<file path="design/flow/run.sh">
#!/bin/bash
# the make line also repeats each setting of config.mk as NAME=value (left out here)
make -C /OpenROAD-flow-scripts/flow DESIGN_CONFIG=/design/flow/config.mk WORK_HOME=/design/flow/orfs CLKGATE_MAP_FILE= finish
</file>
<file path="design/flow/config.mk">
export PLATFORM = sky130hd
export DESIGN_NAME = AMBA_AXI_ram
export DESIGN_NICKNAME = AMBA_AXI_ram
export VERILOG_FILES = /design/flow/design.v
export SDC_FILE = /design/flow/constraint.sdc
export NUM_CORES = 4
export LEC_CHECK = 0
export ABC_AREA = 0
export CAP_MARGIN = 20
export CELL_PAD_IN_SITES_GLOBAL_PLACEMENT = 2
export CORE_MARGIN = 2
export CORE_UTILIZATION = 49
export CTS_CLUSTER_DIAMETER = 298
export GPL_ROUTABILITY_DRIVEN = 0
export GPL_TIMING_DRIVEN = 1
export HOLD_SLACK_MARGIN = 0.01
export PLACE_DENSITY = 0.4
export SETUP_SLACK_MARGIN = 0.69
export SLEW_MARGIN = 20
export TNS_END_PERCENT = 20
</file>
<file path="design/flow/design.v">
module AMBA_AXI_ram
#(
	parameter ID_WIDTH = 4,
	parameter ADDR_WIDTH = 8,
	parameter DATA_WIDTH = 16,
	parameter BRESP_WIDTH = 3,
	parameter WR_MEM_DELAY = 0,
	parameter RD_MEM_DELAY = 0
)
(
	clk,
	rst_n,
	s_axi_awvalid,
	s_axi_awready,
	s_axi_awid,
	s_axi_awaddr,
	s_axi_awlen,
	s_axi_awsize,
	s_axi_awburst, 							 
	s_axi_wvalid,
	s_axi_wready,
	s_axi_wdata,
	s_axi_wstrb, 
	s_axi_wlast,
	s_axi_bvalid,
	s_axi_bready,
	s_axi_bid,
	s_axi_bresp,
	s_axi_arvalid,
	s_axi_arready,
	s_axi_arid,
	s_axi_araddr,
	s_axi_arlen,
	s_axi_arsize,
	s_axi_arburst,
	s_axi_rvalid,
	s_axi_rready,
	s_axi_rid,
	s_axi_rdata,
	s_axi_rresp,
	s_axi_rlast
);
parameter STROBE_WIDTH = DATA_WIDTH/8;
parameter W_STATE_IDLE = 2'd0;
parameter W_STATE_BRUST = 2'd1;
parameter W_STATE_RESPON = 2'd2;
parameter R_STATE_IDLE = 1'd0;
parameter R_STATE_BRUST = 1'd1;
parameter MEM_ADDR_SIZE = ADDR_WIDTH - $clog2(STROBE_WIDTH);  
input 								clk, rst_n;
input 								s_axi_awvalid;
output reg 							s_axi_awready;
input [ID_WIDTH - 1 : 0] 			s_axi_awid;
input [ADDR_WIDTH - 1 : 0] 			s_axi_awaddr;
input [7:0] 						s_axi_awlen;
input [2:0] 						s_axi_awsize;
input [1:0] 						s_axi_awburst; 
input 								s_axi_wvalid;
output reg 							s_axi_wready;
input [DATA_WIDTH - 1 : 0] 			s_axi_wdata;
input [STROBE_WIDTH - 1 : 0]		s_axi_wstrb;
input 								s_axi_wlast;
output reg	 						s_axi_bvalid;
input 								s_axi_bready;
output [ID_WIDTH - 1 : 0] 			s_axi_bid;
output [BRESP_WIDTH - 1 : 0] 		s_axi_bresp;
input 								s_axi_arvalid;
output reg							s_axi_arready;
input [ID_WIDTH - 1 : 0] 			s_axi_arid;
input [ADDR_WIDTH - 1 : 0] 			s_axi_araddr;
input [7:0]							s_axi_arlen;
input [2:0]							s_axi_arsize;
input [1:0]							s_axi_arburst;
output reg							s_axi_rvalid;
input 								s_axi_rready;
output [ID_WIDTH - 1 : 0] 			s_axi_rid;
output reg [DATA_WIDTH - 1 : 0]		s_axi_rdata;
output [BRESP_WIDTH - 1 : 0]		s_axi_rresp;
output reg							s_axi_rlast;
integer i;
reg [1:0] W_state, W_next_state;  
reg R_state, R_next_state;
reg [DATA_WIDTH - 1 : 0] mem[(1 << MEM_ADDR_SIZE) - 1 : 0];  
reg [1+$clog2(WR_MEM_DELAY) : 0] wr_mem_delay_cnt;
reg [1+$clog2(RD_MEM_DELAY) : 0] rd_mem_delay_cnt;
wire wr_mem_done, rd_mem_done;
reg [ID_WIDTH - 1 : 0] 			s_axi_awid_reg;
reg [ADDR_WIDTH - 1 : 0] 		s_axi_awaddr_reg;
reg [2:0] 						s_axi_awsize_reg;
reg [1:0] 						s_axi_awburst_reg;
reg [7:0] wdata_index_cnt;
wire [MEM_ADDR_SIZE - 1 : 0] 	awaddr_mem, araddr_mem;
wire wr_data_hand_en, rd_data_hand_en;
reg [ID_WIDTH - 1 : 0] 			s_axi_arid_reg;
reg [ADDR_WIDTH - 1 : 0] 		s_axi_araddr_reg;
reg [2:0] 						s_axi_arsize_reg;
reg [1:0] 						s_axi_arburst_reg;
reg [7:0] rdata_index_cnt;
always@(*)begin
    case(W_state)
        W_STATE_IDLE:begin
			if(s_axi_awvalid && s_axi_awready)
				W_next_state = W_STATE_BRUST;
			else
				W_next_state = W_STATE_IDLE;
        end
        W_STATE_BRUST:begin
			if(wdata_index_cnt > 0 || ~wr_mem_done)
				W_next_state = W_STATE_BRUST;
			else
				W_next_state = W_STATE_RESPON;
        end
        W_STATE_RESPON:begin
            if(s_axi_bready)
				W_next_state = W_STATE_IDLE;
			else
				W_next_state = W_STATE_RESPON;
        end
		  default: W_next_state = W_STATE_IDLE;
    endcase
end
always@(posedge clk, negedge rst_n)begin
    if(~rst_n)begin
        W_state <= W_STATE_IDLE;
    end
    else begin
        W_state <= W_next_state;
    end
end
always@(posedge clk, negedge rst_n)begin
    if(~rst_n)begin
		  s_axi_awid_reg 	<= 0;
		  s_axi_awsize_reg	<= 0;
		  s_axi_awburst_reg	<= 0;
    end
    else begin
		if(W_state == W_STATE_IDLE & s_axi_awvalid & s_axi_awready)begin
			  s_axi_awid_reg 	<= s_axi_awid;
			  s_axi_awsize_reg	<= s_axi_awsize < ($clog2(STROBE_WIDTH)) ? s_axi_awsize : ($clog2(STROBE_WIDTH));
			  s_axi_awburst_reg	<= s_axi_awburst;
		end
    end
end
always@(posedge clk, negedge rst_n)begin
    if(~rst_n)begin
        wdata_index_cnt <= 0;
    end
    else begin
		if(W_state == W_STATE_IDLE && s_axi_awvalid && s_axi_awready)
			wdata_index_cnt <= s_axi_awlen;
		else if(wr_data_hand_en)
			wdata_index_cnt <= wdata_index_cnt - 1;
    end
end
always@(posedge clk, negedge rst_n)begin
    if(~rst_n)begin
        s_axi_awaddr_reg <= 0;
    end
    else begin
        if(W_state == W_STATE_IDLE && s_axi_awvalid && s_axi_awready)
			s_axi_awaddr_reg <= s_axi_awaddr;
		else if(wr_data_hand_en && wdata_index_cnt > 1 && s_axi_awburst_reg != 2'b00)
			s_axi_awaddr_reg <= s_axi_awaddr_reg + (1 << s_axi_awsize_reg);
    end
end
assign awaddr_mem = s_axi_awaddr_reg >> ($clog2(STROBE_WIDTH));
always@(posedge clk, negedge rst_n)begin
    if(~rst_n)begin
        s_axi_awready <= 0;
    end
    else begin
        if(W_state == W_STATE_IDLE)
			s_axi_awready <= 1;
		else
			s_axi_awready <= 0;
    end
end
assign wr_data_hand_en = (W_state == W_STATE_BRUST && s_axi_wready && s_axi_wvalid);
assign wr_mem_done = wr_mem_delay_cnt == WR_MEM_DELAY;
always@(posedge clk, negedge rst_n)begin
    if(~rst_n)begin
        s_axi_wready <= 0;
    end
    else begin
        if (W_state == W_STATE_IDLE && W_next_state == W_STATE_BRUST || W_state == W_STATE_BRUST && W_next_state != W_STATE_RESPON && wr_mem_done)
			s_axi_wready <= 1;
		else
			s_axi_wready <= 0;
    end
end
always@(posedge clk, negedge rst_n)begin
    if(~rst_n)begin
        wr_mem_delay_cnt <= 0;
    end
    else begin
		if(wr_mem_done)
			wr_mem_delay_cnt <= 0; 
		else if(wr_data_hand_en || W_state == W_STATE_BRUST && wr_mem_delay_cnt > 0)
        	wr_mem_delay_cnt <= wr_mem_delay_cnt + 1;
    end
end
always@(posedge clk, negedge rst_n)begin
    if(~rst_n)begin
        s_axi_bvalid <= 0;
    end
    else begin
        if (W_state != W_STATE_RESPON )
			s_axi_bvalid <= 0;
		else
			s_axi_bvalid <= 1;
    end
end
assign s_axi_bid = s_axi_awid_reg;
assign s_axi_bresp = {BRESP_WIDTH{1'b0}};
always@(*)begin
    case(R_state)
        R_STATE_IDLE:begin
			if(s_axi_arvalid && s_axi_arready)
				R_next_state = R_STATE_BRUST;
			else
				R_next_state = R_STATE_IDLE;
        end
        R_STATE_BRUST:begin
			if(rdata_index_cnt > 1 || ~rd_mem_done)
				R_next_state = R_STATE_BRUST;
			else
				R_next_state = R_STATE_IDLE;
        end
		default: R_next_state = R_STATE_IDLE;
    endcase
end
always@(posedge clk, negedge rst_n)begin
    if(~rst_n)begin
        R_state <= R_STATE_IDLE;
    end
    else begin
        R_state <= R_next_state;
    end
end
always@(posedge clk, negedge rst_n)begin
    if(~rst_n)begin
		  s_axi_arid_reg 	<= 0;
		  s_axi_arsize_reg	<= 0;
		  s_axi_arburst_reg	<= 0;
    end
    else begin
		if(R_state == R_STATE_IDLE & s_axi_arvalid & s_axi_arready)begin
			  s_axi_arid_reg 	<= s_axi_arid;
			  s_axi_arsize_reg	<= s_axi_arsize < ($clog2(STROBE_WIDTH)) ? s_axi_arsize : ($clog2(STROBE_WIDTH));
			  s_axi_arburst_reg	<= s_axi_arburst;
		end
    end
end
always@(posedge clk, negedge rst_n)begin
    if(~rst_n)begin
        rdata_index_cnt <= 0;
    end
    else begin
		if(R_state == R_STATE_IDLE && s_axi_arvalid && s_axi_arready)
			rdata_index_cnt <= s_axi_arlen;
		else if(rd_data_hand_en && rd_mem_done)
			rdata_index_cnt <= rdata_index_cnt - 1;
    end
end
always@(posedge clk, negedge rst_n)begin
    if(~rst_n)begin
        s_axi_araddr_reg <= 0;
    end
    else begin
        if(R_state == R_STATE_IDLE && s_axi_arvalid && s_axi_arready)
			s_axi_araddr_reg <= s_axi_araddr;
		else if(rd_data_hand_en && rd_mem_done && s_axi_arburst_reg != 2'b00)
			s_axi_araddr_reg <= s_axi_araddr_reg + (1 << s_axi_arsize_reg);
    end
end
assign araddr_mem = s_axi_araddr_reg >> ($clog2(STROBE_WIDTH));
always@(posedge clk, negedge rst_n)begin
    if(~rst_n)begin
        s_axi_arready <= 0;
    end
    else begin
        if(R_state == R_STATE_IDLE)
			s_axi_arready <= 1;
		else
			s_axi_arready <= 0;
    end
end
assign rd_data_hand_en = (R_state == R_STATE_BRUST && s_axi_rready);
assign rd_mem_done = rd_mem_delay_cnt == RD_MEM_DELAY;
always@(posedge clk, negedge rst_n)begin
    if(~rst_n)begin
        s_axi_rvalid <= 0;
    end
    else begin
        if (R_state == R_STATE_BRUST && rd_mem_done)
			s_axi_rvalid <= 1;
		else
			s_axi_rvalid <= 0;
    end
end
always@(posedge clk, negedge rst_n)begin
    if(~rst_n)begin
        rd_mem_delay_cnt <= 0;
    end
    else begin
		if(rd_mem_done)
			rd_mem_delay_cnt <= 0; 
		else if(rd_data_hand_en || R_state == R_STATE_BRUST && rd_mem_delay_cnt > 0)
        	rd_mem_delay_cnt <= rd_mem_delay_cnt + 1;
    end
end
assign s_axi_rid = s_axi_arid_reg;
assign s_axi_rresp = {BRESP_WIDTH{1'b0}};
always@(posedge clk, negedge rst_n)begin
    if(~rst_n)begin
        s_axi_rdata <= 0;
    end
    else begin
		if(rd_data_hand_en && rd_mem_done)
        	s_axi_rdata <= mem[araddr_mem];
    end
end
always@(posedge clk, negedge rst_n)begin
    if(~rst_n)begin
        s_axi_rlast <= 0;
    end
    else begin
		if(rdata_index_cnt == 1 && rd_mem_done)
        	s_axi_rlast <= 1;
		else
			s_axi_rlast <= 0;
    end
end
always@(posedge clk, negedge rst_n)begin
    if(~rst_n)begin
        for	(i=0; i<(1 << MEM_ADDR_SIZE);i=i+1)
			mem[i] <= 0;
    end
    else begin
        for(i=0; i<STROBE_WIDTH; i=i+1)begin
			if(wr_data_hand_en & s_axi_wstrb[i])
				mem[awaddr_mem][8*(i+1)-1 -: 8] <= s_axi_wdata[8*(i+1)-1 -: 8];
		end
    end
end
endmodule 
</file>
<file path="design/flow/constraint.sdc">
create_clock -name core_clock -period 5.5 [get_ports {clk}]
set_input_delay 1.1000 -clock core_clock [delete_from_list [all_inputs] [get_ports {clk}]]
set_output_delay 1.1000 -clock core_clock [all_outputs]
set_load 0.01 [all_outputs]
</file>
==> run_results.csv, run 1 <==
group,metric,value,unit
run_status,status,"finished clean",
clock_tree,clkSinkCount,2128,
yosys,synth-edff-count,0,
worst_setup_path,cp-startpoint,"s_axi_araddr_reg[3]$_DFFE_PN0P_",
global_route,grt_util_all_layers,50.5,%
worst_setup_path,critPathBufInv,2,
finish,areaGrowthSynthToFinish,15.0,%
drt,drt-wirelength-per-cell,49.0,um
final_timing,rsz0062_at_grt,"no",
yosys,yosysUniqueCellTypes,82,
final_timing,clock_skew,0.0348,ns
placed_design,post-dp-hpwl,343000,um
drt,drtAntennaViolNets,0,
yosys,ys_cells,7223,
yosys,syn_inst,7223,
power,p_int,29000,uW
worst_setup_path,r2r-start,"s_axi_araddr_reg[3]$_DFFE_PN0P_",
worst_setup_path,path_depth,9,
worst_setup_path,critPathLaunchType,"register",
yosys,mux_share,24.8,%
power,power_frac_comb,21.0,%
final_timing,setup_violations,0,
worst_setup_path,cpMaxStageDelayCell,"nor3_1",
final_timing,final-max-slew-violation-count,0,
yosys,ys.flops,2128,
yosys,yosys.area_share.adder,0.346,%
drt,met2_length,204000,um
drt,highest_layer,"met5",
power,swShare,33.1,%
die,coreArea,0.192,mm2
yosys,ys_async_sr_fraction,100,%
final_timing,hold_viol,0,
worst_setup_path,r2r_end,"s_axi_rdata[14]$_DFFE_PN0P_",
worst_setup_path,path_delay_family,"simple AND/OR/NAND/NOR gates",
yosys,ff_type,"dfrtp_1",
yosys,simple_gate_share,5.67,%
final_timing,fmax,202,MHz
hold_path,holdCritPathClass,"in -> async",
drt,vias_per_cell,7.35,
drt,wl_met3,60900,um
placed_design,post-place-ws,0.989,ns
global_route,grt_max_degree,140,
power,p_leak,0.0526,uW
worst_setup_path,timing.critical_path.mode_cell,"buf_4",
yosys,yosys.area.top_type,"dfrtp_1",
clock_tree,clk_latency,0.90,ns
die,die_y,444,um
final_timing,fin_tns_setup,0,ns
worst_setup_path,arrival,5.72,ns
worst_setup_path,slowest_delay,0.89,ns
die,die_w,444,um
finish,nNetsFinal,7580,
clock_tree,root_buffer,"clkbuf_16",
clock_tree,cts.repair.resized,0,
power,p_seq_share,42.5,%
power,comb-power,9090,uW
drt,drt_iter0_markers,10959,
final_timing,min_period_over_period,90.2,%
yosys,ys_warn_count,2,
final_timing,max_slew_margin,13.6,%
final_timing,setup_ws,0.541,ns
global_route,overflow,0,
yosys,top_logic_kind,"multiplexers",
power,powerDensity,397,mW/mm2
placed_design,place_inst,9771,
placed_design,numPortBuffers,104,
global_route,grt_pass1_vias,71270,
clock_tree,cts_tree,"built",
clock_tree,cts.path.max_buffers,3,
power,max-vdd-ir-drop,0.354,mV
power,top_power_group,"sequential cells",
finish,fin_cells,10233,
worst_setup_path,r2r_slack,0.54,ns
final_timing,period_needed,4.96,ns
worst_setup_path,cp_max_fo,22,
drt,vias,75201,
yosys,yosys_area,0.0948,mm2
power,switching_power,14300,uW
final_timing,worst-slew-pin-transition,1.30,ns
power,powerClk,15800,uW
clock_tree,ctsHtreeMaxLevel,4,
worst_setup_path,worstPathRequired,6.26,ns
power,pwr-share-clk,36.5,%
yosys,synthTopCellsByArea,"dfrtp_1 56%, mux2_2 25%, a22oi_1 4.4%",
finish,fill_cells,16266,
yosys,synth.most_common_cell,"dfrtp_1",
worst_setup_path,crit_path_end_kind,"register",
clock_tree,holdBufCountCts,0,
global_route,antenna_found_initial,41,
drt,wl_met1,178000,um
die,fp-row-count,161,
worst_setup_path,crit_end,"s_axi_rdata[14]$_DFFE_PN0P_",
power,p_total,43300,uW
yosys,ys_sh_xor,0.176,%
yosys,avgSynthCellArea,13.1,um2
drt,first_pass_iters,9,
clock_tree,cts_buffers,225,
drt,wl,501000,um
drt,drc,0,
die,core_util_floorplan,49.3,%
worst_setup_path,path_cells,"buf_4 -> nand4bb_2 -> nor2_1 -> buf_4 -> a22oi_1 -> nand2_1 -> nor3_1 -> nand4_1 -> o32a_1",
yosys,ys_seq_share,56.2,%
worst_setup_path,path_class,"reg -> reg",
die,io_pins,112,
global_route,grt_pass1_wl,661000,um
yosys,yosys.area.top_type_share,56.2,%
job,max_cap_violations,0,
die,die-area,0.197,mm2
yosys,netlist_top_cells_count,"2127 x dfrtp_1, 2070 x mux2_2, 554 x a22oi_1",
clock_tree,post_cts_buffers,0,
yosys,netlist_area,0.0948,mm2
worst_setup_path,reg2reg_depth,9,
yosys,compound_area_share,10.2,%
job,warnings,95,
power,pg_seq,18400,uW
clock_tree,path_clk_slew,0.06,ns
-- area by class of cell --
type	count	area, um2	area share [%]
inverters	24	90.1	0.0826
clock inverters	47	507	0.465
clock buffers	362	7040	6.45
multi-input cells	4523	39500	36.3
repair buffers	577	5300	4.86
flip-flops and latches	2128	53300	48.9
diodes	46	115	0.106
well taps	2526	3160	2.90
-- routing by layer --
layer,GRT usage (%),up-vias
li1,-,27796
met1,62.2,39611
met2,69.7,5887
met3,16.6,1899
met4,46.8,8
met5,0,-
-- through the flow --
step	instance area [um2]	utilization (%)	hold WS, ns
4_1_cts	109000	56.5	0.263
3_3_place_gp	101000	52.6	0.422
2_1_floorplan	94800	-	0.410
6_report	109000	56.7	0.248
5_1_grt	109000	56.6	0.293
3_5_place_dp	101000	52.6	0.424
==> inputs of run 2 (changes only) <==
Settings changed: ABC_AREA 0 to not set, CELL_PAD_IN_SITES_GLOBAL_PLACEMENT 2 to not set, CORE_UTILIZATION 49 to 63, CTS_CLUSTER_DIAMETER 298 to not set, CTS_CLUSTER_SIZE set to 96, GPL_ROUTABILITY_DRIVEN 0 to not set, GPL_TIMING_DRIVEN 1 to not set, HOLD_SLACK_MARGIN 0.01 to not set, PLACE_DENSITY 0.4 to not set, SETUP_SLACK_MARGIN 0.69 to 0.56, TNS_END_PERCENT 20 to not set.
Clock period 5.5 ns to 2.52 ns, I/O delays scaled along.
==> run 2 against run 1 <==
The flow now stops in global routing (5_1_grt). Die size is 22% lower. Synthesized cell count is the same. Synthesized area unchanged.
==> run_results.csv, run 2 <==
group,metric,value,unit
die,die-area,0.154,mm2
clock_tree,ctsHtreeMaxLevel,4,
yosys,yosys.area.top_type,"dfrtp_1",
yosys,synth.most_common_cell,"dfrtp_1",
yosys,ff_type,"dfrtp_1",
yosys,netlist_top_cells_count,"2127 x dfrtp_1, 2070 x mux2_2, 554 x a22oi_1",
placed_design,numPortBuffers,104,
placed_design,post-place-ws,-1.06,ns
placed_design,placed_area,0.113,mm2
placed_design,post-dp-hpwl,370000,um
yosys,mux_share,24.8,%
clock_tree,clkSinkCount,2128,
yosys,compound_area_share,10.2,%
die,die_w,392,um
die,io_pins,112,
global_route,grt_util_all_layers,75.6,%
die,die_y,392,um
clock_tree,cts_buffers,212,
yosys,syn_inst,7223,
placed_design,gp_congestion,1.21,
yosys,ys_async_sr_fraction,100,%
clock_tree,cts.path.max_buffers,3,
yosys,ys_sh_xor,0.176,%
die,fp-row-count,142,
die,coreArea,0.150,mm2
yosys,synth-edff-count,0,
yosys,top_logic_kind,"multiplexers",
yosys,yosysUniqueCellTypes,82,
yosys,synthTopCellsByArea,"dfrtp_1 56%, mux2_2 25%, a22oi_1 4.4%",
run_status,status,"aborted with a tool error",
yosys,yosys_area,0.0948,mm2
yosys,ys_seq_share,56.2,%
yosys,avgSynthCellArea,13.1,um2
yosys,yosys.area.top_type_share,56.2,%
placed_design,place_inst,10403,
yosys,ys.flops,2128,
yosys,ys_warn_count,2,
clock_tree,root_buffer,"clkbuf_16",
die,core_util_floorplan,63.4,%
run_status,stop_error,"[ERROR GRT-0116] Global routing finished with congestion. Check the congestion regions in the DRC Viewer.",
yosys,netlist_area,0.0948,mm2
run_status,lastStage,"global routing (5_1_grt)",
yosys,yosys.area_share.adder,0.346,%
global_route,overflow,45,
yosys,ys_cells,7223,
yosys,simple_gate_share,5.67,%
-- run 2: timing repair --
| item | 4_1_cts |
|---|---|
| setup endpoints to repair | 2113 |
| hold endpoints to repair | 261 |
| cloned | 11 |
| pin swaps | 113 |
| setup buffers | 110 |
| hold buffers | 1 |
| resized | 492 |
-- run 2: routing by layer --
metal  GRT overflow  track usage [%]
met3              0             62.3
met2             22             89.1
met5              0             34.1
met4             23             72.7
met1              0             77.5
-- run 2: per-stage QoR --
| step | power, uW | setup TNS (ns) |
|---|---|---|
| 3_5_place_dp | 62500 | -532.22 |
| 3_3_place_gp | 61800 | -432.09 |
| 2_1_floorplan | 48600 | -0.0107 |
| 4_1_cts | 96600 | -7.98 |
==> inputs of run 3 (changes only) <==
Settings changed: CORE_UTILIZATION 63 to 65, CTS_CLUSTER_SIZE 96 to 53, SETUP_SLACK_MARGIN 0.56 to 0.91.
Clock period 2.52 ns to 3.51 ns, I/O delays scaled along.
==> run 3 against run 2 <==
The run again fails in global routing (5_1_grt). Synthesized cell count did not move. Synthesized area unchanged. Die size fell by 3.0%.
==> run_results.csv, run 3 <==
group,metric,value,unit
run_status,lastStage,"global routing (5_1_grt)",
clock_tree,clkSinkCount,2128,
global_route,grt_util_all_layers,71.1,%
clock_tree,cts_buffers,211,
yosys,ys_warn_count,2,
die,die_y,386,um
yosys,yosysUniqueCellTypes,82,
yosys,yosys_area,0.0948,mm2
die,coreArea,0.145,mm2
yosys,compound_area_share,10.2,%
clock_tree,root_buffer,"clkbuf_16",
clock_tree,cts.path.max_buffers,3,
die,fp-row-count,140,
die,die_w,386,um
global_route,overflow,9,
yosys,mux_share,24.8,%
yosys,ys_seq_share,56.2,%
yosys,yosys.area.top_type,"dfrtp_1",
clock_tree,ctsHtreeMaxLevel,4,
yosys,synth.most_common_cell,"dfrtp_1",
yosys,ys_sh_xor,0.176,%
yosys,netlist_top_cells_count,"2127 x dfrtp_1, 2070 x mux2_2, 554 x a22oi_1",
run_status,status,"aborted with a tool error",
yosys,syn_inst,7223,
yosys,synth-edff-count,0,
yosys,synthTopCellsByArea,"dfrtp_1 56%, mux2_2 25%, a22oi_1 4.4%",
yosys,yosys.area_share.adder,0.346,%
placed_design,gp_congestion,1.18,
die,die-area,0.149,mm2
yosys,ff_type,"dfrtp_1",
yosys,yosys.area.top_type_share,56.2,%
yosys,ys_cells,7223,
yosys,simple_gate_share,5.67,%
run_status,stop_error,"[ERROR GRT-0232] Routing congestion too high. Check the congestion heatmap in the GUI.",
yosys,netlist_area,0.0948,mm2
yosys,ys.flops,2128,
yosys,avgSynthCellArea,13.1,um2
die,core_util_floorplan,65.3,%
die,io_pins,112,
yosys,ys_async_sr_fraction,100,%
placed_design,post-dp-hpwl,335000,um
yosys,top_logic_kind,"multiplexers",
placed_design,numPortBuffers,104,
-- run 3: per-stage QoR --
stage / instances / utilization [%] / setup slack [ns] / hold WS (ns) / cell area, um2
global placement: 9675 / 72.7 / -0.369 / 0.418 / 106000
floorplan: 7228 / - / 0.919 / 0.406 / 94800
CTS: 10233 / 80.1 / 0.371 / 0.314 / 116000
detailed placement: 9675 / 72.7 / -0.392 / 0.425 / 106000
-- run 3: per-layer routing --
| layer | GRT usage [%] | GRT overflow |
|---|---|---|
| met5 | 22.0 | 0 |
| met4 | 66.7 | 4 |
| met3 | 55.1 | 0 |
| met2 | 86.4 | 5 |
| met1 | 74.5 | 0 |
-- run 3: repair_timing --
item,4_1_cts
cloned,11
buffers inserted,155
hold endpoints to repair,62
endpoints found under the setup margin,67
pin swaps,128
resized,423
hold buffers,1
==> inputs of run 4 (changes only) <==
Settings changed: ABC_AREA set to 1, CELL_PAD_IN_SITES_GLOBAL_PLACEMENT set to 1, CORE_MARGIN 2 to 7, CORE_UTILIZATION 65 to 45, CTS_CLUSTER_DIAMETER set to 354, CTS_CLUSTER_SIZE 53 to not set, GPL_ROUTABILITY_DRIVEN set to 0, MAX_ROUTING_LAYER set to met5, SETUP_SLACK_MARGIN 0.91 to -0.34, SLEW_MARGIN 20 to 25, TNS_END_PERCENT set to 85.
Clock period 3.51 ns to 5.1 ns, I/O delays scaled along.
==> run 4 against run 3 <==
Die size increased by 51%. Synthesized area increased by 0.83%. Synthesized cell count increased by 68%. Now clean on timing, DRC and antenna.
==> run_results.csv, run 4 <==
group,metric,value,unit
worst_setup_path,cp_max_fo,11,
global_route,grt_pass1_vias,76459,
power,pg_seq,20900,uW
worst_setup_path,crit_end,"s_axi_rdata[1]$_DFFE_PN0P_",
clock_tree,holdBufCountCts,0,
yosys,synth.most_common_cell,"nand2_1",
die,coreArea,0.212,mm2
yosys,syn_inst,12126,
global_route,grt_util_all_layers,28.6,%
clock_tree,clkSinkCount,2128,
global_route,grt_max_degree,148,
worst_setup_path,timing.critical_path.mode_cell,"nand2_1",
die,core_util_floorplan,45.2,%
job,warnings,52,
yosys,top_logic_kind,"simple AND/OR/NAND/NOR gates",
worst_setup_path,cpMaxStageDelayCell,"nand2_1",
final_timing,rsz0062_at_grt,"no",
die,die_w,475,um
yosys,ys.flops,2128,
clock_tree,path_clk_slew,0.06,ns
drt,wl,324000,um
yosys,ys_async_sr_fraction,100,%
worst_setup_path,worstPathRequired,5.86,ns
worst_setup_path,path_depth,15,
final_timing,clock_skew,0.0295,ns
clock_tree,root_buffer,"clkbuf_16",
yosys,ys_cells,12126,
global_route,antenna_found_initial,8,
power,p_leak,0.0526,uW
worst_setup_path,crit_path_end_kind,"register",
power,p_seq_share,46.0,%
clock_tree,cts.path.max_buffers,3,
final_timing,period_needed,4.01,ns
final_timing,final-max-slew-violation-count,0,
power,switching_power,14200,uW
power,p_int,31300,uW
yosys,ys_warn_count,2,
final_timing,setup_violations,0,
finish,fill_cells,20756,
finish,areaGrowthSynthToFinish,12.0,%
final_timing,setup_ws,1.09,ns
die,fp-row-count,169,
global_route,use_met3,3.92,%
global_route,grt-busiest-layer,"met2",
power,powerDensity,425,mW/mm2
finish,comb_area,0.0387,mm2
yosys,ys_seq_share,55.7,%
yosys,avgSynthCellArea,7.88,um2
clock_tree,clk_latency,0.88,ns
drt,vias,80755,
die,die_y,475,um
power,p_total,45500,uW
yosys,ys_sh_xor,0.0916,%
yosys,yosysUniqueCellTypes,36,
yosys,mux_share,0,%
drt,vias_per_cell,5.42,
clock_tree,ctsHtreeMaxLevel,4,
worst_setup_path,critPathBufInv,2,
worst_setup_path,cp-startpoint,"s_axi_araddr_reg[1]$_DFFE_PN0P_",
global_route,met2_usage,45.0,%
drt,drt_iter0_markers,7868,
finish,final_cell_area,0.107,mm2
power,max-vdd-ir-drop,0.386,mV
yosys,synthTopCellsByArea,"dfrtp_1 56%, nand2_1 19%, o21ai_0 11%",
power,pwr-share-clk,36.8,%
global_route,met1_usage,41.3,%
yosys,yosys.area.top_type_share,55.7,%
worst_setup_path,r2r-start,"s_axi_araddr_reg[1]$_DFFE_PN0P_",
yosys,netlist_area,0.0956,mm2
worst_setup_path,arrival,4.77,ns
finish,utilization,50.5,%
finish,nNetsFinal,11972,
power,powerClk,16700,uW
yosys,simple_gate_share,28.5,%
drt,first_pass_iters,8,
clock_tree,cts_buffers,231,
worst_setup_path,r2r_end,"s_axi_rdata[1]$_DFFE_PN0P_",
worst_setup_path,path_class,"reg -> reg",
worst_setup_path,path_cells,"nand2_1 -> inv_1 -> nand2_1 -> nor2_2 -> buf_4 -> nand2_1 -> nand2_1 -> nor2_1 -> nand2_1 -> nor2_1 -> nand2_1 -> nor2_1 -> nand3_1 -> nand2_1 -> nand2_1",
clock_tree,cts.repair.resized,0,
placed_design,numPortBuffers,104,
drt,drtAntennaViolNets,0,
worst_setup_path,path_delay_family,"simple AND/OR/NAND/NOR gates",
drt,drt-wirelength-per-cell,21.8,um
final_timing,hold_viol,0,
final_timing,worst-slew-pin-transition,1.13,ns
power,power_frac_comb,17.2,%
die,die-area,0.225,mm2
die,io_pins,112,
power,comb-power,7810,uW
run_status,status,"finished clean",
global_route,overflow,0,
hold_path,holdCritPathClass,"in -> async",
placed_design,placed_area,0.0993,mm2
yosys,ff_type,"dfrtp_1",
worst_setup_path,critPathLaunchType,"register",
final_timing,fmax,249,MHz
yosys,netlist_top_cells_count,"4761 x nand2_1, 2127 x dfrtp_1, 2090 x o21ai_0",
yosys,synth-edff-count,0,
job,max_cap_violations,0,
final_timing,fin_tns_setup,0,ns
placed_design,post-dp-hpwl,208000,um
finish,flop_area,0.0533,mm2
power,top_power_group,"sequential cells",
power,swShare,31.2,%
final_timing,min_period_over_period,78.6,%
final_timing,max_slew_margin,24.9,%
yosys,yosys.area.top_type,"dfrtp_1",
clock_tree,cts_tree,"built",
clock_tree,post_cts_buffers,0,
worst_setup_path,reg2reg_depth,15,
yosys,yosys.area_share.adder,0.343,%
yosys,compound_area_share,11.4,%
worst_setup_path,r2r_slack,1.09,ns
global_route,grt_pass1_wl,495000,um
yosys,yosys_area,0.0956,mm2
drt,drc,0,
worst_setup_path,slowest_delay,0.74,ns
placed_design,post-place-ws,1.19,ns
[run 4: per-layer routing]
layer	routed length (um)	vias up
li1	-	38699
met1	147000	39311
met2	146000	2251
met3	18900	486
met4	11900	8
met5	57	-
[run 4: area by class of cell]
class                      count  share of cell area, %
multi-input combinational   9048                   36.2
timing repair buffer         332                   3.09
antenna                        7                 0.0164
clock buffer                 374                   6.60
inverter                     130                  0.539
clock inverter                49                  0.471
tap                         2821                   3.30
sequential                  2128                   49.8
[run 4: per-stage QoR]
stage	hold WS, ns	std cells
after floorplan	0.410	12131
after global placement	0.417	14457
after detailed placement	0.420	14457
after CTS	0.151	14880
after global routing	0.188	14884
final	0.146	14889
==> inputs of run 5 (changes only) <==
Settings changed: ABC_AREA 1 to not set, CAP_MARGIN 20 to 10, CELL_PAD_IN_SITES_GLOBAL_PLACEMENT 1 to not set, CORE_MARGIN 7 to 2, CORE_UTILIZATION 45 to 40, CTS_CLUSTER_DIAMETER 354 to not set, GPL_ROUTABILITY_DRIVEN 0 to not set, MAX_ROUTING_LAYER met5 to met4, SETUP_SLACK_MARGIN -0.34 to not set, SLEW_MARGIN 25 to 20, TNS_END_PERCENT 85 to not set.
Clock period 5.1 ns to 6.16 ns, I/O delays scaled along.
==> run 5 against run 4 <==
Still clean on timing, DRC and antenna. Hold slack improved by 0.23 ns. Final cell count decreased by 28%. Critical path depth decreased by 6. Die size increased by 6.8%. Non-clock buffer count increased by 118. Global-route usage increased by 14 points. Clock-buffer cell count decreased by 36.
==> run_results.csv, run 5 <==
group,metric,value,unit
run_status,status,"finished clean",
yosys,yosys_area,0.0948,mm2
power,comb-power,7680,uW
worst_setup_path,r2r_slack,0.84,ns
drt,vias_per_cell,7.02,
worst_setup_path,timing.critical_path.mode_cell,"buf_4",
placed_design,placed_area,0.101,mm2
yosys,yosys.area.top_type_share,56.2,%
worst_setup_path,crit_path_end_kind,"register",
placed_design,post-dp-hpwl,338000,um
finish,fin_cells,10741,
yosys,ys_cells,7223,
drt,drt-wirelength-per-cell,47.1,um
drt,wl_met3,65600,um
finish,utilization,46.1,%
worst_setup_path,path_delay_family,"simple AND/OR/NAND/NOR gates",
final_timing,fmax,188,MHz
placed_design,gp_congestion,1.07,
die,io_pins,112,
yosys,yosysUniqueCellTypes,82,
yosys,netlist_area,0.0948,mm2
finish,fill_cells,21365,
worst_setup_path,path_class,"reg -> reg",
final_timing,setup_violations,0,
clock_tree,cts.path.max_buffers,3,
worst_setup_path,reg2reg_depth,9,
yosys,yosys.area_share.adder,0.346,%
final_timing,clock_skew,0.0542,ns
global_route,antenna_found_initial,45,
yosys,synth.most_common_cell,"dfrtp_1",
clock_tree,cts.repair.resized,0,
die,coreArea,0.235,mm2
worst_setup_path,arrival,6.08,ns
die,core_util_floorplan,40.3,%
power,power_frac_comb,20.0,%
drt,highest_layer,"met4",
worst_setup_path,cp-startpoint,"s_axi_araddr_reg[4]$_DFFE_PN0P_",
drt,drt_iter0_markers,11931,
hold_path,holdCritPathClass,"in -> async",
yosys,ys_seq_share,56.2,%
final_timing,worst-slew-pin-transition,1.36,ns
worst_setup_path,path_cells,"nand4bb_1 -> buf_4 -> nor2_1 -> buf_4 -> a22oi_1 -> o2111ai_1 -> or4_1 -> nor4_1 -> a31oi_1",
die,die_y,491,um
clock_tree,holdBufCountCts,0,
final_timing,hold_viol,0,
yosys,synth-edff-count,0,
drt,wl_met1,180000,um
power,p_int,25600,uW
drt,met2_length,207000,um
drt,first_pass_iters,14,
final_timing,final-max-slew-violation-count,0,
clock_tree,post_cts_buffers,0,
global_route,grt_max_degree,184,
finish,final_cell_area,0.109,mm2
yosys,avgSynthCellArea,13.1,um2
power,swShare,33.3,%
global_route,grt_util_all_layers,42.3,%
yosys,mux_share,24.8,%
placed_design,numPortBuffers,104,
job,max_cap_violations,0,
final_timing,min_period_over_period,86.4,%
power,p_total,38400,uW
global_route,grt_pass1_vias,71337,
clock_tree,path_clk_slew,0.06,ns
yosys,ys_async_sr_fraction,100,%
yosys,simple_gate_share,5.67,%
finish,comb_area,0.0396,mm2
power,p_leak,0.0519,uW
power,pwr-share-clk,37.1,%
finish,flop_area,0.0533,mm2
yosys,syn_inst,7223,
yosys,ff_type,"dfrtp_1",
drt,vias,75373,
yosys,ys_sh_xor,0.176,%
worst_setup_path,cpMaxStageDelayCell,"dfrtp_2",
yosys,compound_area_share,10.2,%
worst_setup_path,path_depth,9,
final_timing,rsz0062_at_grt,"no",
yosys,ys_warn_count,2,
final_timing,max_slew_margin,9.21,%
power,max-vdd-ir-drop,0.294,mV
die,fp-row-count,178,
drt,wl,506000,um
finish,nNetsFinal,7451,
power,top_power_group,"sequential cells",
power,pg_seq,16500,uW
yosys,ys.flops,2128,
drt,drtAntennaViolNets,0,
yosys,netlist_top_cells_count,"2127 x dfrtp_1, 2070 x mux2_2, 554 x a22oi_1",
power,switching_power,12800,uW
placed_design,place_inst,10272,
worst_setup_path,critPathBufInv,2,
power,powerDensity,354,mW/mm2
worst_setup_path,critPathLaunchType,"register",
finish,areaGrowthSynthToFinish,14.6,%
clock_tree,clkSinkCount,2128,
clock_tree,cts_buffers,223,
worst_setup_path,crit_end,"s_axi_rdata[8]$_DFFE_PN0P_",
worst_setup_path,r2r_end,"s_axi_rdata[8]$_DFFE_PN0P_",
yosys,top_logic_kind,"multiplexers",
power,p_seq_share,42.9,%
clock_tree,clk_latency,0.92,ns
job,warnings,64,
global_route,grt_pass1_wl,665000,um
yosys,yosys.area.top_type,"dfrtp_1",
worst_setup_path,r2r-start,"s_axi_araddr_reg[4]$_DFFE_PN0P_",
clock_tree,root_buffer,"clkbuf_16",
final_timing,fin_tns_setup,0,ns
worst_setup_path,slowest_delay,1.10,ns
global_route,overflow,0,
worst_setup_path,worstPathRequired,6.92,ns
die,die_w,491,um
clock_tree,ctsHtreeMaxLevel,4,
drt,drc,0,
final_timing,period_needed,5.32,ns
yosys,synthTopCellsByArea,"dfrtp_1 56%, mux2_2 25%, a22oi_1 4.4%",
clock_tree,cts_tree,"built",
worst_setup_path,cp_max_fo,38,
power,powerClk,14200,uW
die,die-area,0.241,mm2
run 5: metrics by stage:
step / hold WS (ns) / setup slack [ns]
after floorplan: 0.410 / 3.04
after global placement: 0.417 / 1.10
after detailed placement: 0.420 / 1.27
after CTS: 0.401 / 1.30
after global routing: 0.432 / 1.10
final: 0.377 / 0.837
run 5: area by class of cell:
cell class / count / area share [%]
sequential: 2128 / 49.1
multi-input combinational: 4523 / 36.5
clock buffer: 338 / 6.14
timing repair buffer: 450 / 3.64
tap: 3150 / 3.63
clock inverter: 78 / 0.840
antenna: 50 / 0.115
inverter: 24 / 0.0830
run 5: layer usage:
metal | global-route usage (%) | vias up
li1 | - | 27542
met1 | 49.7 | 39749
met2 | 57.0 | 6016
met3 | 15.7 | 2066
met4 | 35.8 | 0
met5 | - | -
==> inputs of run 6 (changes only) <==
Settings changed: ABC_AREA set to 1, CAP_MARGIN 10 to 20, CORE_ASPECT_RATIO set to 0.87, CORE_UTILIZATION 40 to 64, CTS_CLUSTER_DIAMETER set to 69, MAX_ROUTING_LAYER met4 to met5, TNS_END_PERCENT set to 15.
Clock period 6.16 ns to 5.27 ns, I/O delays scaled along.
==> run 6 against run 5 <==
Utilization is 24 points higher. Final cell count rose by 29%. Synthesized area rose by 0.83%. First-iteration DRC count down 10%.
==> run_results.csv, run 6 <==
group,metric,value,unit
yosys,yosys_area,0.0956,mm2
finish,fin_cells,13902,
worst_setup_path,path_cells,"nand2_1 -> inv_1 -> nand2_1 -> nor2_1 -> buf_4 -> nand2_1 -> nand2_1 -> nor2_1 -> nand2_1 -> nor2_1 -> nand2_1 -> nor2_1 -> nand3_1 -> nand2_1 -> nand2_1",
power,swShare,31.1,%
global_route,grt_util_all_layers,38.6,%
yosys,yosys.area_share.adder,0.343,%
drt,drc,0,
yosys,mux_share,0,%
worst_setup_path,reg2reg_depth,15,
clock_tree,cts_buffers,206,
clock_tree,post_cts_buffers,0,
worst_setup_path,path_delay_family,"simple AND/OR/NAND/NOR gates",
die,core_util_floorplan,64.4,%
worst_setup_path,cp_max_fo,10,
power,comb-power,7350,uW
clock_tree,cts.repair.resized,0,
clock_tree,ctsHtreeMaxLevel,4,
worst_setup_path,timing.critical_path.mode_cell,"nand2_1",
run_status,status,"finished clean",
worst_setup_path,critPathLaunchType,"register",
drt,drt_iter0_markers,10710,
power,p_total,42900,uW
yosys,yosysUniqueCellTypes,36,
yosys,ys.flops,2128,
global_route,grt_max_degree,162,
die,die-area,0.152,mm2
finish,utilization,70.5,%
placed_design,place_inst,13509,
final_timing,fmax,232,MHz
power,max-vdd-ir-drop,0.386,mV
placed_design,gp_congestion,0.897,
yosys,compound_area_share,11.4,%
worst_setup_path,r2r_end,"s_axi_rdata[10]$_DFFE_PN0P_",
job,max_cap_violations,0,
drt,vias,83127,
placed_design,post-dp-hpwl,182000,um
worst_setup_path,r2r-start,"s_axi_araddr_reg[3]$_DFFE_PN0P_",
power,top_power_group,"sequential cells",
clock_tree,holdBufCountCts,0,
yosys,simple_gate_share,28.5,%
power,pwr-share-clk,35.6,%
yosys,ys_sh_xor,0.0916,%
yosys,ys_warn_count,2,
final_timing,rsz0062_at_grt,"no",
final_timing,max_slew_margin,14.2,%
placed_design,numPortBuffers,104,
power,powerDensity,410,mW/mm2
finish,nNetsFinal,11876,
drt,wl,292000,um
yosys,synth-edff-count,0,
drt,drt-wirelength-per-cell,21.0,um
global_route,grt_pass1_vias,75615,
drt,drtAntennaViolNets,0,
worst_setup_path,cpMaxStageDelayCell,"nand2_1",
yosys,synthTopCellsByArea,"dfrtp_1 56%, nand2_1 19%, o21ai_0 11%",
die,fp-row-count,132,
power,powerClk,15300,uW
final_timing,setup_violations,0,
yosys,ff_type,"dfrtp_1",
global_route,antenna_found_initial,10,
finish,areaGrowthSynthToFinish,9.51,%
final_timing,min_period_over_period,81.6,%
clock_tree,cts.path.max_buffers,3,
yosys,yosys.area.top_type_share,55.7,%
yosys,ys_cells,12126,
worst_setup_path,worstPathRequired,5.98,ns
finish,fill_cells,11960,
final_timing,hold_viol,0,
clock_tree,root_buffer,"clkbuf_16",
yosys,ys_async_sr_fraction,100,%
worst_setup_path,slowest_delay,0.79,ns
yosys,ys_seq_share,55.7,%
power,p_leak,0.0520,uW
power,p_seq_share,47.3,%
job,warnings,92,
yosys,syn_inst,12126,
power,pg_seq,20300,uW
drt,first_pass_iters,9,
die,die_y,364,um
die,coreArea,0.148,mm2
yosys,netlist_top_cells_count,"4761 x nand2_1, 2127 x dfrtp_1, 2090 x o21ai_0",
worst_setup_path,arrival,5.01,ns
finish,flop_area,0.0533,mm2
global_route,grt_pass1_wl,451000,um
die,io_pins,112,
yosys,netlist_area,0.0956,mm2
yosys,yosys.area.top_type,"dfrtp_1",
final_timing,period_needed,4.30,ns
yosys,avgSynthCellArea,7.88,um2
drt,vias_per_cell,5.98,
clock_tree,path_clk_slew,0.06,ns
clock_tree,cts_tree,"built",
yosys,top_logic_kind,"simple AND/OR/NAND/NOR gates",
final_timing,final-max-slew-violation-count,0,
worst_setup_path,critPathBufInv,2,
final_timing,clock_skew,0.0289,ns
final_timing,worst-slew-pin-transition,1.28,ns
power,power_frac_comb,17.1,%
hold_path,holdCritPathClass,"in -> async",
yosys,synth.most_common_cell,"nand2_1",
worst_setup_path,path_class,"reg -> reg",
clock_tree,clkSinkCount,2128,
global_route,overflow,0,
clock_tree,clk_latency,0.84,ns
die,die_w,418,um
power,p_int,29500,uW
worst_setup_path,cp-startpoint,"s_axi_araddr_reg[3]$_DFFE_PN0P_",
finish,comb_area,0.0387,mm2
final_timing,fin_tns_setup,0,ns
worst_setup_path,r2r_slack,0.97,ns
worst_setup_path,crit_path_end_kind,"register",
power,switching_power,13300,uW
worst_setup_path,path_depth,15,
worst_setup_path,crit_end,"s_axi_rdata[10]$_DFFE_PN0P_",
## run 6: layer usage
| layer | vias up | track usage, % | wire, um |
|---|---|---|---|
| met5 | - | 0 | 92 |
| met4 | 14 | 17.3 | 14400 |
| met3 | 584 | 9.09 | 31400 |
| met2 | 3881 | 55.2 | 124000 |
| met1 | 40111 | 56.3 | 122000 |
| li1 | 38537 | - | - |
## run 6: metrics by stage
stage,hold WS (ns),setup slack [ns],cell area (um2)
after CTS,0.279,1.23,105000
after floorplan,0.410,2.88,95600
after global routing,0.330,0.821,105000
after detailed placement,0.436,0.995,97600
final,0.314,0.967,105000
after global placement,0.421,1.11,97500
## run 6: layout make-up
type                            count  share of cell area, %
Timing Repair Buffer              261                   2.49
Antenna cell                        8                 0.0191
Sequential cell                  2128                   50.9
Tap cell                         1943                   2.32
Inverter                          130                  0.550
Multi-Input combinational cell   9048                   37.0
Clock inverter                     57                  0.571
Clock buffer                      327                   6.15
==> inputs of run 7 (changes only) <==
Settings changed: ABC_AREA 1 to not set, CORE_ASPECT_RATIO 0.87 to not set, CORE_UTILIZATION 64 to 65, CTS_CLUSTER_DIAMETER 69 to not set, CTS_CLUSTER_SIZE set to 57, MAX_ROUTING_LAYER met5 to not set, SETUP_SLACK_MARGIN set to 0.76, TNS_END_PERCENT 15 to not set.
Clock period 5.27 ns to 2.97 ns, I/O delays scaled along.
==> run 7 against run 6 <==
The run now fails in global routing (5_1_grt). Synthesized area down 0.83%. Die size is 2.3% lower. Synthesized cell count fell by 40%.
==> run_results.csv, run 7 <==
group,metric,value,unit
placed_design,post-dp-hpwl,355000,um
yosys,yosysUniqueCellTypes,82,
clock_tree,cts.path.max_buffers,3,
yosys,netlist_area,0.0948,mm2
die,die_w,386,um
die,fp-row-count,140,
placed_design,placed_area,0.111,mm2
global_route,overflow,56,
run_status,stop_error,"[ERROR GRT-0232] Routing congestion too high. Check the congestion heatmap in the GUI.",
placed_design,gp_congestion,1.15,
yosys,yosys_area,0.0948,mm2
yosys,yosys.area.top_type_share,56.2,%
yosys,synth-edff-count,0,
yosys,syn_inst,7223,
die,core_util_floorplan,65.3,%
die,die_y,386,um
die,die-area,0.149,mm2
die,io_pins,112,
yosys,simple_gate_share,5.67,%
yosys,yosys.area_share.adder,0.346,%
yosys,mux_share,24.8,%
clock_tree,ctsHtreeMaxLevel,4,
global_route,grt_util_all_layers,77.7,%
die,coreArea,0.145,mm2
yosys,top_logic_kind,"multiplexers",
yosys,synthTopCellsByArea,"dfrtp_1 56%, mux2_2 25%, a22oi_1 4.4%",
placed_design,numPortBuffers,104,
yosys,ys.flops,2128,
yosys,yosys.area.top_type,"dfrtp_1",
clock_tree,clkSinkCount,2128,
yosys,synth.most_common_cell,"dfrtp_1",
yosys,ys_sh_xor,0.176,%
yosys,ys_seq_share,56.2,%
yosys,ys_cells,7223,
yosys,compound_area_share,10.2,%
run_status,status,"aborted with a tool error",
yosys,ys_async_sr_fraction,100,%
clock_tree,root_buffer,"clkbuf_16",
yosys,ff_type,"dfrtp_1",
clock_tree,cts_buffers,208,
run_status,lastStage,"global routing (5_1_grt)",
yosys,avgSynthCellArea,13.1,um2
yosys,netlist_top_cells_count,"2127 x dfrtp_1, 2070 x mux2_2, 554 x a22oi_1",
yosys,ys_warn_count,2,
## run 7: per-layer routing
metal	overflow	global-route usage, %
met5	0	34.6
met4	25	73.8
met3	1	64.8
met2	30	90.8
met1	0	80.3
## run 7: timing repair
| item | 4_1_cts |
|---|---|
| gates cloned | 11 |
| hold buffers | 1 |
| pin swaps | 118 |
| resized | 414 |
| endpoints found under the setup margin | 1657 |
| endpoints found under the hold margin | 34 |
| buffers inserted | 136 |
## run 7: stage by stage
| stage | setup WS, ns | power (uW) | utilization, % | std cells |
|---|---|---|---|---|
| 4_1_cts | -0.133 | 81400 | 83.5 | 10674 |
| 3_5_place_dp | -0.662 | 52100 | 76.5 | 10143 |
| 3_3_place_gp | -1.15 | 51500 | 76.5 | 10142 |
| 2_1_floorplan | 0.439 | 41000 | - | 7228 |
==> inputs of run 8 (changes only) <==
Settings changed: CORE_ASPECT_RATIO set to 0.87, CORE_UTILIZATION 65 to 22, CTS_CLUSTER_DIAMETER set to 69, CTS_CLUSTER_SIZE 57 to not set, MAX_ROUTING_LAYER set to met5, PLACE_DENSITY_LB_ADDON set to 0.23, SETUP_SLACK_MARGIN 0.76 to not set, TNS_END_PERCENT set to 15.
Clock period 2.97 ns to 7.78 ns, I/O delays scaled along.
==> run 8 against run 7 <==
Synthesized area is the same. Synthesized cell count is the same. Now clean on timing, DRC and antenna. Die size grew to 2.9 times the previous value.
==> run_results.csv, run 8 <==
group,metric,value,unit
run_status,status,"finished clean",
yosys,ys.flops,2128,
global_route,overflow,0,
yosys,synth-edff-count,0,
hold_path,hp-start,"W_state[0]$_DFF_PN1_",
global_route,antenna_found_initial,88,
die,io_pins,112,
drt,drt-wirelength-per-cell,41.2,um
drt,drt_iter0_markers,11107,
hold_path,hold_end,"s_axi_awready$_DFF_PN0_",
worst_setup_path,critPathBufInv,2,
yosys,ys_warn_count,2,
die,fp-row-count,224,
placed_design,gp_congestion,0.968,
job,max_cap_violations,0,
global_route,grt_max_degree,183,
worst_setup_path,r2r_slack,2.15,ns
worst_setup_path,cp_max_fo,39,
die,coreArea,0.429,mm2
yosys,yosys.area_share.adder,0.346,%
clock_tree,ctsHtreeMaxLevel,4,
clock_tree,holdBufCountCts,0,
final_timing,min_period_over_period,72.3,%
yosys,ys_seq_share,56.2,%
worst_setup_path,reg2reg_depth,9,
yosys,synthTopCellsByArea,"dfrtp_1 56%, mux2_2 25%, a22oi_1 4.4%",
final_timing,clock_skew,0.110,ns
placed_design,post-dp-hpwl,367000,um
power,powerDensity,277,mW/mm2
clock_tree,root_buffer,"clkbuf_16",
final_timing,hold_viol,0,
yosys,mux_share,24.8,%
die,core_util_floorplan,22.1,%
clock_tree,cts.repair.resized,0,
worst_setup_path,critPathLaunchType,"register",
yosys,yosys.area.top_type_share,56.2,%
clock_tree,post_cts_buffers,0,
job,warnings,65,
final_timing,setup_ws,2.15,ns
final_timing,period_needed,5.63,ns
power,powerClk,11700,uW
yosys,ys_sh_xor,0.176,%
power,pg_seq,13100,uW
yosys,synth.most_common_cell,"dfrtp_1",
worst_setup_path,cp-startpoint,"s_axi_araddr_reg[2]$_DFFE_PN0P_",
yosys,avgSynthCellArea,13.1,um2
yosys,ff_type,"dfrtp_1",
hold_path,holdCritPathClass,"reg -> reg",
worst_setup_path,arrival,6.43,ns
yosys,compound_area_share,10.2,%
global_route,grt_pass1_wl,708000,um
power,top_power_group,"sequential cells",
final_timing,fmax,178,MHz
power,pwr-share-clk,37.5,%
yosys,simple_gate_share,5.67,%
worst_setup_path,path_class,"reg -> reg",
final_timing,final-max-slew-violation-count,0,
worst_setup_path,slowest_delay,1.00,ns
final_timing,rsz0062_at_grt,"no",
power,p_seq_share,42.0,%
worst_setup_path,path_depth,9,
worst_setup_path,r2r-start,"s_axi_araddr_reg[2]$_DFFE_PN0P_",
power,power_frac_comb,20.5,%
drt,first_pass_iters,9,
drt,drtAntennaViolNets,0,
die,die-area,0.436,mm2
power,comb-power,6390,uW
power,p_leak,0.0522,uW
global_route,grt_pass1_vias,70789,
global_route,grt_util_all_layers,24.2,%
hold_path,min_path_cells,0,
yosys,yosysUniqueCellTypes,82,
clock_tree,cts_buffers,236,
yosys,top_logic_kind,"multiplexers",
clock_tree,clk_latency,0.98,ns
placed_design,numPortBuffers,104,
worst_setup_path,path_delay_family,"simple AND/OR/NAND/NOR gates",
power,switching_power,10700,uW
finish,areaGrowthSynthToFinish,18.7,%
power,swShare,34.3,%
drt,drc,0,
worst_setup_path,timing.critical_path.mode_cell,"buf_4",
drt,wl,546000,um
final_timing,worst-slew-pin-transition,1.34,ns
worst_setup_path,worstPathRequired,8.58,ns
clock_tree,cts_tree,"built",
worst_setup_path,r2r_end,"s_axi_rdata[1]$_DFFE_PN0P_",
drt,vias,74893,
die,die_w,708,um
clock_tree,path_clk_slew,0.06,ns
worst_setup_path,crit_end,"s_axi_rdata[1]$_DFFE_PN0P_",
final_timing,max_slew_margin,10.3,%
final_timing,fin_tns_setup,0,ns
worst_setup_path,crit_path_end_kind,"register",
yosys,syn_inst,7223,
yosys,ys_async_sr_fraction,100,%
yosys,yosys.area.top_type,"dfrtp_1",
worst_setup_path,path_cells,"nand4bb_1 -> nor2_1 -> buf_4 -> a22oi_1 -> nand4_1 -> or4_1 -> nor4_1 -> buf_4 -> a31oi_1",
clock_tree,cts.path.max_buffers,4,
power,p_int,20500,uW
finish,nNetsFinal,7499,
worst_setup_path,cpMaxStageDelayCell,"dfrtp_2",
power,max-vdd-ir-drop,0.258,mV
yosys,yosys_area,0.0948,mm2
drt,vias_per_cell,5.64,
yosys,netlist_area,0.0948,mm2
final_timing,setup_violations,0,
yosys,ys_cells,7223,
die,die_y,616,um
placed_design,post-place-ws,2.04,ns
yosys,netlist_top_cells_count,"2127 x dfrtp_1, 2070 x mux2_2, 554 x a22oi_1",
clock_tree,clkSinkCount,2128,
==> run 8: cell type report <==
type,instances,area (um2)
diodes,29,72.6
multi-input cells,4523,39800
clock buffers,364,7110
clock inverters,69,791
flip-flops and latches,2128,53300
well taps,5650,7070
fillers,44082,316000
repair buffers,485,4350
inverters,24,90.1
==> run 8: per-stage QoR <==
stage          power [uW]  instances  instance area, um2  hold slack, ns  util [%]
6_report            31100      13272              113000           0.423      26.3
2_1_floorplan       15600       7228               94800           0.410         -
3_3_place_gp        19200      12788              104000           0.421      24.3
3_5_place_dp        19400      12798              104000           0.424      24.3
4_1_cts             30900      13231              112000           0.422      26.2
5_1_grt             31800      13244              112000           0.426      26.2
==> run 8: routing by layer <==
metal  track usage (%)  up-vias  part of all wire, %
met5                 0        -                0.052
met4              12.1       44                  5.8
met3              9.50     1210                   13
met2              33.1     5349                   40
met1              32.9    40616                   42
li1                  -    27674                    -
==> inputs of run 9 (changes only) <==
Settings changed: ABC_AREA set to 1, CORE_ASPECT_RATIO 0.87 to not set, CORE_UTILIZATION 22 to 49, CTS_CLUSTER_DIAMETER 69 to not set, MAX_ROUTING_LAYER met5 to not set, PLACE_DENSITY_LB_ADDON 0.23 to 0.15, TNS_END_PERCENT 15 to not set.
Clock period 7.78 ns to 5.5 ns, I/O delays scaled along.
==> run 9 against run 8 <==
Final cell count rose by 9.3%. First-iteration DRC count fell by 21%. Non-clock buffer count fell by 225. Via count rose by 8.7%. Sequential power rose by 47%. Die size fell by 54%. Combinational power rose by 12%. Critical path depth rose by 5. Setup slack got worse by 0.87 ns. Critical path type unchanged. Critical endpoint is now s_axi_rdata[3]$_DFFE_PN0P_. Largest power group unchanged. Highest routed layer is now met4.
==> run_results.csv, run 9 <==
group,metric,value,unit
run_status,status,"finished clean",
drt,drt_iter0_markers,8739,
placed_design,post-dp-hpwl,190000,um
global_route,grt_pass1_wl,465000,um
drt,first_pass_iters,7,
worst_setup_path,reg2reg_depth,14,
job,warnings,89,
drt,drt-wirelength-per-cell,20.8,um
worst_setup_path,cp_max_fo,10,
yosys,ys_async_sr_fraction,100,%
power,powerClk,15100,uW
worst_setup_path,crit_end,"s_axi_rdata[3]$_DFFE_PN0P_",
worst_setup_path,arrival,4.96,ns
yosys,synth-edff-count,0,
power,power_frac_comb,17.1,%
clock_tree,post_cts_buffers,0,
drt,wl,302000,um
yosys,yosys.area.top_type_share,55.7,%
final_timing,setup_ws,1.29,ns
yosys,ys.flops,2128,
yosys,yosys.area_share.adder,0.343,%
yosys,simple_gate_share,28.5,%
die,coreArea,0.194,mm2
yosys,yosys.area.top_type,"dfrtp_1",
clock_tree,clk_latency,0.86,ns
yosys,ys_sh_xor,0.0916,%
hold_path,holdCritPathClass,"in -> async",
power,p_total,41600,uW
clock_tree,cts_tree,"built",
die,die_y,446,um
finish,nNetsFinal,11890,
clock_tree,path_clk_slew,0.06,ns
finish,areaGrowthSynthToFinish,10.6,%
power,p_int,28700,uW
global_route,antenna_found_initial,6,
yosys,compound_area_share,11.4,%
global_route,grt_max_degree,158,
placed_design,numPortBuffers,104,
final_timing,period_needed,4.22,ns
final_timing,fin_tns_setup,0,ns
yosys,yosysUniqueCellTypes,36,
die,io_pins,112,
worst_setup_path,worstPathRequired,6.24,ns
die,die-area,0.199,mm2
worst_setup_path,r2r_end,"s_axi_rdata[3]$_DFFE_PN0P_",
yosys,ff_type,"dfrtp_1",
final_timing,min_period_over_period,76.6,%
drt,vias,81396,
final_timing,clock_skew,0.0303,ns
final_timing,rsz0062_at_grt,"no",
clock_tree,clkSinkCount,2128,
final_timing,worst-slew-pin-transition,1.18,ns
power,p_leak,0.0521,uW
global_route,grt_util_all_layers,30.5,%
worst_setup_path,cp-startpoint,"s_axi_araddr_reg[1]$_DFFE_PN0P_",
final_timing,max_slew_margin,21.4,%
yosys,netlist_area,0.0956,mm2
worst_setup_path,critPathBufInv,1,
final_timing,final-max-slew-violation-count,0,
worst_setup_path,crit_path_end_kind,"register",
die,core_util_floorplan,49.2,%
yosys,mux_share,0,%
yosys,ys_seq_share,55.7,%
worst_setup_path,critPathLaunchType,"register",
finish,fin_cells,14512,
clock_tree,cts.repair.resized,0,
drt,drc,0,
power,pwr-share-clk,36.3,%
worst_setup_path,timing.critical_path.mode_cell,"nand2_1",
yosys,netlist_top_cells_count,"4761 x nand2_1, 2127 x dfrtp_1, 2090 x o21ai_0",
job,max_cap_violations,0,
yosys,yosys_area,0.0956,mm2
power,pg_seq,19300,uW
die,fp-row-count,162,
worst_setup_path,r2r_slack,1.29,ns
power,powerDensity,393,mW/mm2
placed_design,post-place-ws,1.28,ns
final_timing,setup_violations,0,
clock_tree,ctsHtreeMaxLevel,4,
drt,drtAntennaViolNets,0,
worst_setup_path,r2r-start,"s_axi_araddr_reg[1]$_DFFE_PN0P_",
power,swShare,31.0,%
drt,vias_per_cell,5.61,
yosys,ys_cells,12126,
clock_tree,cts_buffers,221,
worst_setup_path,path_cells,"nand2_1 -> inv_1 -> nand2_1 -> nor2_1 -> nand2_1 -> nand2_1 -> nor2_1 -> nand2_1 -> nor2_1 -> nand2_1 -> nor2_1 -> nand3_1 -> nand2_1 -> nand2_1",
yosys,syn_inst,12126,
worst_setup_path,path_depth,14,
power,comb-power,7130,uW
power,max-vdd-ir-drop,0.366,mV
die,die_w,446,um
final_timing,hold_viol,0,
yosys,top_logic_kind,"simple AND/OR/NAND/NOR gates",
worst_setup_path,cpMaxStageDelayCell,"nand2_1",
placed_design,place_inst,14108,
placed_design,gp_congestion,0.915,
clock_tree,holdBufCountCts,0,
global_route,grt_pass1_vias,76503,
yosys,synthTopCellsByArea,"dfrtp_1 56%, nand2_1 19%, o21ai_0 11%",
global_route,overflow,0,
worst_setup_path,path_delay_family,"simple AND/OR/NAND/NOR gates",
power,top_power_group,"sequential cells",
worst_setup_path,slowest_delay,0.65,ns
power,p_seq_share,46.5,%
final_timing,fmax,237,MHz
clock_tree,root_buffer,"clkbuf_16",
worst_setup_path,path_class,"reg -> reg",
yosys,avgSynthCellArea,7.88,um2
yosys,ys_warn_count,2,
yosys,synth.most_common_cell,"nand2_1",
clock_tree,cts.path.max_buffers,3,
power,switching_power,12900,uW
run 9: area by class of cell:
type | instances | area, um2
Sequential cell | 2128 | 53300
Clock buffer | 355 | 6790
Inverter | 130 | 578
Timing Repair Buffer | 260 | 2580
Clock inverter | 45 | 515
Fill cell | 18073 | 88700
Tap cell | 2542 | 3180
Antenna cell | 4 | 10.0
Multi-Input combinational cell | 9048 | 38800
run 9: per-stage QoR:
stage	util, %	instance area (um2)	hold slack (ns)
after floorplan	-	95600	0.410
after global routing	54.4	106000	0.297
after global placement	50.6	98300	0.420
final	54.4	106000	0.254
after CTS	54.3	106000	0.283
after detailed placement	50.6	98300	0.425
run 9: per-layer routing:
layer	GRT usage, %	up-vias	share of wire (%)
met3	5.22	533	7.6
met5	0	-	0
met1	42.1	39508	43
met4	14.2	0	5.0
li1	-	38545	-
met2	47.0	2810	45
==> inputs of run 10 (changes only) <==
Settings changed: ABC_AREA 1 to not set, CORE_ASPECT_RATIO set to 0.87, CORE_UTILIZATION 49 to 58, CTS_CLUSTER_DIAMETER set to 354, MAX_ROUTING_LAYER set to met5, PLACE_DENSITY_LB_ADDON 0.15 to not set, TNS_END_PERCENT set to 95.
Clock period 5.5 ns to 2.92 ns, I/O delays scaled along.
==> run 10 against run 9 <==
Now fails the layout checks on setup timing. Total power increased by 110%. Critical path depth decreased by 2. Flip-flop count unchanged. Design area increased by 17%. Setup slack got worse by 1.9 ns. Critical endpoint is now s_axi_rdata[9]$_DFFE_PN0P_.
==> run_results.csv, run 10 <==
group,metric,value,unit
run_status,status,"complete, but fails checks",
run_status,so_faults,"setup timing",
worst_setup_path,reg2reg_depth,12,
finish,fin_cells,11061,
yosys,yosys.area_share.adder,0.346,%
power,swShare,34.2,%
power,top_power_group,"sequential cells",
hold_path,hp-start,"s_axi_wdata[0]",
placed_design,post-dp-hpwl,382000,um
placed_design,gp_congestion,1.17,
global_route,antenna_found_initial,77,
final_timing,fmax,279,MHz
clock_tree,clkSinkCount,2128,
yosys,ys_async_sr_fraction,100,%
yosys,top_logic_kind,"multiplexers",
worst_setup_path,crit_end,"s_axi_rdata[9]$_DFFE_PN0P_",
power,p_total,85600,uW
job,max_cap_violations,0,
worst_setup_path,cpMaxStageDelayCell,"or4_4",
yosys,yosys_area,0.0948,mm2
worst_setup_path,arrival,4.33,ns
finish,areaGrowthSynthToFinish,29.9,%
worst_setup_path,path_cells,"buf_6 -> buf_4 -> nand4b_4 -> buf_4 -> nor2_1 -> buf_4 -> buf_4 -> a22oi_2 -> nand4_1 -> or4_4 -> nor4_4 -> a41oi_2",
global_route,grt_pass1_vias,81513,
drt,vias_per_cell,7.99,
worst_setup_path,r2r_end,"s_axi_rdata[9]$_DFFE_PN0P_",
yosys,ys_seq_share,56.2,%
clock_tree,cts_buffers,207,
global_route,use_met3,51.9,%
yosys,ys_cells,7223,
hold_path,hold_end,"mem[120][0]$_DFFE_PN0P_",
final_timing,worst-slew-pin-transition,1.24,ns
worst_setup_path,r2r_slack,-0.66,ns
power,powerClk,28200,uW
power,p_seq_share,40.7,%
final_timing,setup_violations,16,
global_route,grt_pass1_wl,703000,um
power,pg_seq,34900,uW
worst_setup_path,cp_max_fo,12,
final_timing,holdWs,0.0337,ns
finish,flop_area,0.0533,mm2
clock_tree,cts_tree,"built",
yosys,synthTopCellsByArea,"dfrtp_1 56%, mux2_2 25%, a22oi_1 4.4%",
yosys,yosys.area.top_type_share,56.2,%
yosys,ys_sh_xor,0.176,%
yosys,syn_inst,7223,
final_timing,max_slew_margin,17.1,%
yosys,netlist_top_cells_count,"2127 x dfrtp_1, 2070 x mux2_2, 554 x a22oi_1",
worst_setup_path,path_class,"reg -> reg",
worst_setup_path,timing.critical_path.mode_cell,"buf_4",
worst_setup_path,crit_path_end_kind,"register",
worst_setup_path,critPathBufInv,5,
final_timing,setup_ws,-0.665,ns
yosys,mux_share,24.8,%
yosys,compound_area_share,10.2,%
clock_tree,clk_latency,0.89,ns
drt,drt_iter0_markers,17282,
global_route,grt-busiest-layer,"met1",
yosys,avgSynthCellArea,13.1,um2
yosys,simple_gate_share,5.67,%
power,pwr-share-clk,32.9,%
die,die_y,381,um
power,p_leak,0.0600,uW
yosys,yosysUniqueCellTypes,82,
final_timing,fin_tns_setup,-6.24,ns
global_route,met2_usage,73.1,%
worst_setup_path,r2r-start,"s_axi_araddr_reg[2]$_DFFE_PN0P_",
global_route,grt_max_degree,129,
drt,wl,537000,um
final_timing,period_needed,3.58,ns
finish,nNetsFinal,8712,
worst_setup_path,path_delay_family,"simple AND/OR/NAND/NOR gates",
clock_tree,ctsHtreeMaxLevel,4,
worst_setup_path,slowest_delay,0.57,ns
placed_design,place_inst,10452,
finish,fill_cells,10188,
die,die-area,0.167,mm2
power,p_int,56300,uW
drt,drtAntennaViolNets,0,
final_timing,clock_skew,0.0395,ns
worst_setup_path,worstPathRequired,3.66,ns
power,switching_power,29300,uW
global_route,grt_util_all_layers,62.9,%
yosys,synth.most_common_cell,"dfrtp_1",
drt,drt-wirelength-per-cell,48.6,um
die,core_util_floorplan,58.3,%
finish,comb_area,0.0413,mm2
die,fp-row-count,138,
yosys,ys.flops,2128,
power,max-vdd-ir-drop,0.608,mV
final_timing,hold_viol,0,
yosys,netlist_area,0.0948,mm2
global_route,overflow,0,
final_timing,rsz0062_at_grt,"yes",
clock_tree,cts.path.max_buffers,3,
yosys,yosys.area.top_type,"dfrtp_1",
global_route,met1_usage,73.9,%
die,io_pins,112,
die,die_w,437,um
worst_setup_path,critPathLaunchType,"register",
drt,drc,0,
## run 10: layout make-up
| cell class | instances | share of cell area [%] |
|---|---|---|
| Tap cell | 2170 | 2.20 |
| Clock inverter | 62 | 0.653 |
| Multi-Input combinational cell | 4523 | 33.6 |
| Timing Repair Buffer | 1727 | 15.0 |
| Antenna cell | 110 | 0.224 |
| Sequential cell | 2128 | 43.3 |
| Inverter | 24 | 0.0732 |
| Clock buffer | 317 | 5.04 |
## run 10: through the flow
step	setup WS (ns)	util (%)	cell area (um2)
floorplan	0.238	-	94800
global placement	-1.40	69.0	112000
detailed placement	-1.08	69.0	112000
CTS	-0.300	74.8	121000
global route	-0.469	75.7	123000
finish	-0.665	75.8	123000
## run 10: per-layer routing
layer / vias up / share of wire, %
met5: - / 1.2
met4: 123 / 9.2
met3: 3223 / 22
met2: 10491 / 35
met1: 44282 / 33
li1: 30205 / -
## run 10: repair_timing
item                                    4_1_cts  5_1_grt
endpoints found under the setup margin       20       20
hold buffers                                  1        0
gates resized                               343      206
cloned                                        5        3
setup buffers                                80       37
endpoints found under the hold margin        18        0
pin swaps                                    86       81
Power figures rest on the tool's default switching activity, not on a simulated workload.
